// CLOCK_TOP
module CLOCK_TOP( 
	   SEG0, SEG1, SEG2, SEG3, SEG4, SEG5, SEG6, SEG7, LED, BUZ_OUT,
	   CLK50M, KEY1, KEY2, KEY3, SW0, SW1, SW2, SW3, SW4, SW5, KNOCK,
	   SENSOR, ROT_A, ROT_B
	   );
Size: roughly 2900 cells after synthesis, ~310 flip-flops, ~89 I/O pins.
make LEC_CHECK=0 ABC_AREA=1 CAP_MARGIN=30 CORE_MARGIN=9 CORE_UTILIZATION=69 CTS_CLUSTER_SIZE=52 MAX_ROUTING_LAYER=met4 MIN_ROUTING_LAYER=met1 PLACE_DENSITY_LB_ADDON=0.01 SETUP_SLACK_MARGIN=1.24 SLEW_MARGIN=30 TNS_END_PERCENT=65 finish   # period 10.4 ns
run.sh (not shown) runs the stock make flow with config.mk's settings and CLKGATE_MAP_FILE=.
==> next run, changes <==
==> flow/config.mk (replaced) <==
export PLATFORM = sky130hd
export DESIGN_NAME = CLOCK_TOP
export DESIGN_NICKNAME = CLOCK_TOP
export VERILOG_FILES = /design/flow/design.v
export SDC_FILE = /design/flow/constraint.sdc
export NUM_CORES = 4
export LEC_CHECK = 0
export CAP_MARGIN = 20
export CORE_MARGIN = 2
export CORE_UTILIZATION = 61
export SLEW_MARGIN = 20
==> flow/constraint.sdc (replaced) <==
create_clock -name core_clock -period 8.72 [get_ports {CLK50M}]
set_input_delay 1.7440 -clock core_clock [delete_from_list [all_inputs] [get_ports {CLK50M}]]
set_output_delay 1.7440 -clock core_clock [all_outputs]
set_load 0.01 [all_outputs]
The new run finished with timing, DRC and antenna clean.
Total power goes up by about a fifth.
Via count is lower by about a fifth.
Critical path depth shrinks by 3.
Register-to-register slack loses 1700 ps.
Setup slack degrades by 1200 ps.
Global-route usage fell by 1.9 points.
Final cell count drops by about a fifth.
Routed wire length came out lower by about a fifth.

CLOCK_TOP again, from the RTL that the note above started with.
make LEC_CHECK=0 ABC_AREA=0 CAP_MARGIN=35 CORE_MARGIN=4 CORE_UTILIZATION=69 CTS_CLUSTER_SIZE=36 MIN_ROUTING_LAYER=met2 PLACE_DENSITY=0.65 SETUP_SLACK_MARGIN=1.21 SLEW_MARGIN=20 finish   # period 5.34 ns
The starting point went through all stages and came out clean.
Next try:
Settings changed: ABC_AREA 0 to unset, CAP_MARGIN 35 to 20, CORE_MARGIN 4 to 2, CORE_UTILIZATION 69 to 61, CTS_CLUSTER_SIZE 36 to unset, MIN_ROUTING_LAYER met2 to unset, PLACE_DENSITY 0.65 to unset, SETUP_SLACK_MARGIN 1.21 to unset.
Clock period 5.34 ns to 8.5 ns, I/O delays scaled along.
Result: Global-route usage decreases by 17 points. Total power decreases by 33%. Synthesized area stays the same.

Starting RTL as in the previous note.
==> flow/config.mk <==
export PLATFORM = sky130hd
export DESIGN_NAME = CLOCK_TOP
export DESIGN_NICKNAME = CLOCK_TOP
export VERILOG_FILES = /design/flow/design.v
export SDC_FILE = /design/flow/constraint.sdc
export NUM_CORES = 4
export LEC_CHECK = 0
export ABC_AREA = 0
export CAP_MARGIN = 40
export CORE_MARGIN = 2
export CORE_UTILIZATION = 72
export CTS_CLUSTER_SIZE = 14
export MAX_ROUTING_LAYER = met4
export MIN_ROUTING_LAYER = met1
export PLACE_DENSITY_LB_ADDON = 0.16
export SETUP_SLACK_MARGIN = 1.31
export SLEW_MARGIN = 20
export TNS_END_PERCENT = 65
==> flow/constraint.sdc <==
create_clock -name core_clock -period 4.62 [get_ports {CLK50M}]
set_input_delay 0.9240 -clock core_clock [delete_from_list [all_inputs] [get_ports {CLK50M}]]
set_output_delay 0.9240 -clock core_clock [all_outputs]
set_load 0.01 [all_outputs]
The starting point completed without violations.
Next try:
==> flow/config.mk (replaced) <==
export PLATFORM = sky130hd
export DESIGN_NAME = CLOCK_TOP
export DESIGN_NICKNAME = CLOCK_TOP
export VERILOG_FILES = /design/flow/design.v
export SDC_FILE = /design/flow/constraint.sdc
export NUM_CORES = 4
export LEC_CHECK = 0
export ABC_AREA = 1
export CAP_MARGIN = 20
export CORE_MARGIN = 2
export CORE_UTILIZATION = 72
export PLACE_DENSITY_LB_ADDON = 0.04
export SETUP_SLACK_MARGIN = 1.31
export SLEW_MARGIN = 20
=> The new run went through all stages and came out clean. Clock power stays flat. Worst hold slack gains 0.039 ns. Synthesized cell count climbs by a quarter to a third. Die area climbs by a little under a tenth. Utilization climbs by 0.70 points.
Next try:
--- a/flow/config.mk
+++ b/flow/config.mk
@@ -8,6 +8,9 @@
 export ABC_AREA = 1
-export CAP_MARGIN = 20
+export CAP_MARGIN = 0
 export CORE_MARGIN = 2
 export CORE_UTILIZATION = 72
-export PLACE_DENSITY_LB_ADDON = 0.04
+export CTS_CLUSTER_DIAMETER = 317
+export CTS_CLUSTER_SIZE = 14
+export GPL_ROUTABILITY_DRIVEN = 0
+export PLACE_DENSITY_LB_ADDON = 0.02
 export SETUP_SLACK_MARGIN = 1.31
Outcome: Via count goes down by about 0.37%; sequential cell count is unchanged; cell area goes down by about 1.4%; first-iteration DRC count goes up by 17%; sequential share of layout area goes up by 0.45 points; critical path depth is unchanged; total power goes down by 13%; clock power goes down by 25%; hold slack improves by 0.055 ns; routed wire length hardly moves; worst setup slack degrades by 0.40 ns.
Next try:
--- a/flow/config.mk
+++ b/flow/config.mk
@@ -8,6 +8,6 @@
 export ABC_AREA = 1
-export CAP_MARGIN = 0
+export CAP_MARGIN = 40
 export CORE_MARGIN = 2
 export CORE_UTILIZATION = 72
-export CTS_CLUSTER_DIAMETER = 317
+export CTS_CLUSTER_DIAMETER = 43
 export CTS_CLUSTER_SIZE = 14
@@ -15,3 +15,3 @@
 export PLACE_DENSITY_LB_ADDON = 0.02
-export SETUP_SLACK_MARGIN = 1.31
-export SLEW_MARGIN = 20
+export SETUP_SLACK_MARGIN = 1.15
+export SLEW_MARGIN = 5
Result:
- worst setup slack improved by 0.14 ns
- total power rises by 15%
- cell count barely changes
- non-clock buffer count falls by 18
- wire length falls by 1.5%
Next try:
==> flow/config.mk (replaced) <==
export PLATFORM = sky130hd
export DESIGN_NAME = CLOCK_TOP
export DESIGN_NICKNAME = CLOCK_TOP
export VERILOG_FILES = /design/flow/design.v
export SDC_FILE = /design/flow/constraint.sdc
export NUM_CORES = 4
export LEC_CHECK = 0
export ABC_AREA = 0
export CAP_MARGIN = 20
export CORE_MARGIN = 2
export CORE_UTILIZATION = 72
export CTS_CLUSTER_SIZE = 14
export PLACE_DENSITY_LB_ADDON = 0.16
export SETUP_SLACK_MARGIN = 1.31
export SLEW_MARGIN = 20
Result: The changed run completed without violations; wire length goes down by 12%; count of clock-buffer cells in the layout grows by 4; clock skew increases by 0.0088 ns; total power came out lower by 1.3%; non-clock buffer count came out lower by 32; setup slack is better by 0.35 ns.
Power is estimated from default activity; no workload was simulated.
